// ULA_LCD
module ULA_LCD(clk, rst, rs, rw, en, dados, SOMA, SUBT, MULT, IGUAL, A, B, sinalA, sinalB);
Size: roughly 8,700 cells after synthesis, ~35 I/O pins, roughly 60,000 sq um of cells after synthesis.
clock: 94.3 ns
lec_check: 0
cap_margin: 20
cell_pad_in_sites_detail_placement: 0
cell_pad_in_sites_global_placement: 0
core_aspect_ratio: 0.9
core_margin: 2
core_utilization: 72
cts_cluster_diameter: 314
cts_cluster_size: 50
gpl_routability_driven: 0
max_routing_layer: met4
place_density_lb_addon: 0.0
setup_slack_margin: 5.0
slew_margin: 25
tns_end_percent: 65
run.sh (not shown) runs the stock make flow with config.mk's settings and CLKGATE_MAP_FILE=.
The starting point did not get past global routing (5_1_grt) with ODB-0269.
Edit:
Settings changed: ABC_AREA set to 1, CELL_PAD_IN_SITES_DETAIL_PLACEMENT 0 to unset, CELL_PAD_IN_SITES_GLOBAL_PLACEMENT 0 to unset, CORE_ASPECT_RATIO 0.9 to unset, CTS_CLUSTER_DIAMETER 314 to unset, CTS_CLUSTER_SIZE 50 to unset, GPL_ROUTABILITY_DRIVEN 0 to unset, MAX_ROUTING_LAYER met4 to unset, PLACE_DENSITY_LB_ADDON 0.0 to unset, SETUP_SLACK_MARGIN 5.0 to unset, SLEW_MARGIN 25 to 20, TNS_END_PERCENT 65 to unset.
Clock period 94.3 ns to 126.0 ns, I/O delays scaled along.
=> The new run finished with timing, DRC and antenna clean; synthesized area grows by 12%; die area climbs by 12%; synthesized cell count grows by 40%.
Edit:
Settings changed: CORE_UTILIZATION 72 to 71.
Clock period 126.0 ns to 79.4 ns, I/O delays scaled along.
=> Worst hold slack hardly moves; first-iteration DRC count is lower by 5.7%; count of clock-buffer cells in the layout is higher by 1; area after synthesis is unchanged; clock skew is about the same; wire length hardly moves; worst setup slack is worse by 22 ns.
Edit:
Settings changed: ABC_AREA 1 to unset, CORE_UTILIZATION 71 to 50.
Clock period 79.4 ns to 63.4 ns, I/O delays scaled along.
The new run reached the layout checks and failed them: setup timing. Utilization is about the same. Worst setup slack got worse by 26 ns. Critical path depth came out lower by 27. Area after synthesis came out lower by 11%. Design area came out higher by 26%. Synthesized cell count came out lower by 29%.

Setup of alpha:
Starting RTL as in the previous note.
make LEC_CHECK=0 CAP_MARGIN=25 CELL_PAD_IN_SITES_DETAIL_PLACEMENT=1 CELL_PAD_IN_SITES_GLOBAL_PLACEMENT=1 CORE_ASPECT_RATIO=0.53 CORE_MARGIN=2 CORE_UTILIZATION=52 GPL_ROUTABILITY_DRIVEN=0 GPL_TIMING_DRIVEN=0 SETUP_SLACK_MARGIN=5.0 SLEW_MARGIN=25 TNS_END_PERCENT=100 finish   # period 173.0 ns
--- input diff alpha..beta ---
- removing GPL_ROUTABILITY_DRIVEN (formerly 0)
- removing GPL_TIMING_DRIVEN (formerly 0)
- removing CELL_PAD_IN_SITES_DETAIL_PLACEMENT (formerly 1)
- changing CORE_UTILIZATION from 52 to 40
- removing TNS_END_PERCENT (formerly 100)
- removing CELL_PAD_IN_SITES_GLOBAL_PLACEMENT (formerly 1)
- removing CORE_ASPECT_RATIO (formerly 0.53)
- changing CAP_MARGIN from 25 to 20
- changing SLEW_MARGIN from 25 to 20
- removing SETUP_SLACK_MARGIN (formerly 5.0)
- changing the clock period (ns, I/O delays scaled along) from 173.0 to 114.0
### Flow results
Diff alpha -> beta: layout overhead on the synthesized area has increased. beta improves on alpha in wire length. The cell row count of beta is higher than that of alpha. Cell depth of the worst flop-to-flop path, alpha and beta, lower one = beta. Taking beta as 1.0, alpha lands at 0.920 on total clock buffers created by CTS. Reported for alpha and beta, number of buffers on the longest clock path turned out identical to the last digit. Cmp alpha and beta / critical path depth in cells / higher: alpha. Compared beta vs alpha, and post-layout period usage of the worst path is up in beta.
Input changes introduced in gamma (baseline for comparison: beta):
- an added TNS_END_PERCENT of 20
- an added ABC_AREA of 1
- a change of the clock period (ns, I/O delays scaled along) from 114.0 to 120.0
Results
Non-clock buffer count delta for gamma relative to beta: about 55% lower. Taking beta as the reference, in gamma area of all placed cells without fillers saw an increase, HPWL after detailed placement shows an increase of 20%, tally of non-filler cells in the final layout moved up.
diff inputs: gamma => delta
- an added CELL_PAD_IN_SITES_GLOBAL_PLACEMENT of 3
- a change of SLEW_MARGIN from 20 to 25
- a change of CAP_MARGIN from 20 to 35
- a change of TNS_END_PERCENT from 20 to 95
- an added PLACE_DENSITY_LB_ADDON of 0.09
- an added CORE_ASPECT_RATIO of 0.61
- a change of CORE_UTILIZATION from 40 to 38
- a change of ABC_AREA from 1 to 0
- an added CTS_CLUSTER_DIAMETER of 355
Findings:
- Between delta and gamma, the portion of the clock cycle consumed by the worst path in the final layout is higher for delta.
- Re count of fill cells added during filler insertion: delta and gamma aren't equal, and the lower value belongs to delta.
- Between delta and gamma, the difference in routed wire length is negligible.
- When delta is set beside gamma, its final worst slack turns out to be 14.24 ns smaller.
- Summary of delta over gamma: cell area after layout went down, number of cells in Yosys stat now sits lower.
- Of delta and gamma, delta shows the lower share of final layout cell area taken by clock buffers and inverters, with gamma above it.
diff inputs: delta => epsilon
- SLEW_MARGIN changed from 25 to 20
- PLACE_DENSITY_LB_ADDON removed (was 0.09)
- TNS_END_PERCENT removed (was 95)
- CTS_CLUSTER_DIAMETER removed (was 355)
- CELL_PAD_IN_SITES_GLOBAL_PLACEMENT removed (was 3)
- CORE_UTILIZATION changed from 38 to 71
- CAP_MARGIN changed from 35 to 20
- CORE_ASPECT_RATIO removed (was 0.61)
- ABC_AREA removed (was 0)
- the clock period (ns, I/O delays scaled along) changed from 120.0 to 126.0
==> comparison <==
- epsilon was carried through to the last stage, and its layout satisfied the timing, design-rule and antenna checks.
- delta reports its highest-delay cell along the critical path as fa_1 while epsilon reports clkdlybuf4s50_1.
- Against delta, epsilon comes in 9.7% lower on final cell count.
- Summary of epsilon over delta: number of DRC markers in iteration 0 shrank by about 0.9%; met3 routing resource usage after global routing grew by 2.7 points.
- delta → epsilon: post-layout instance area went down; data arrival time of the critical path now larger.
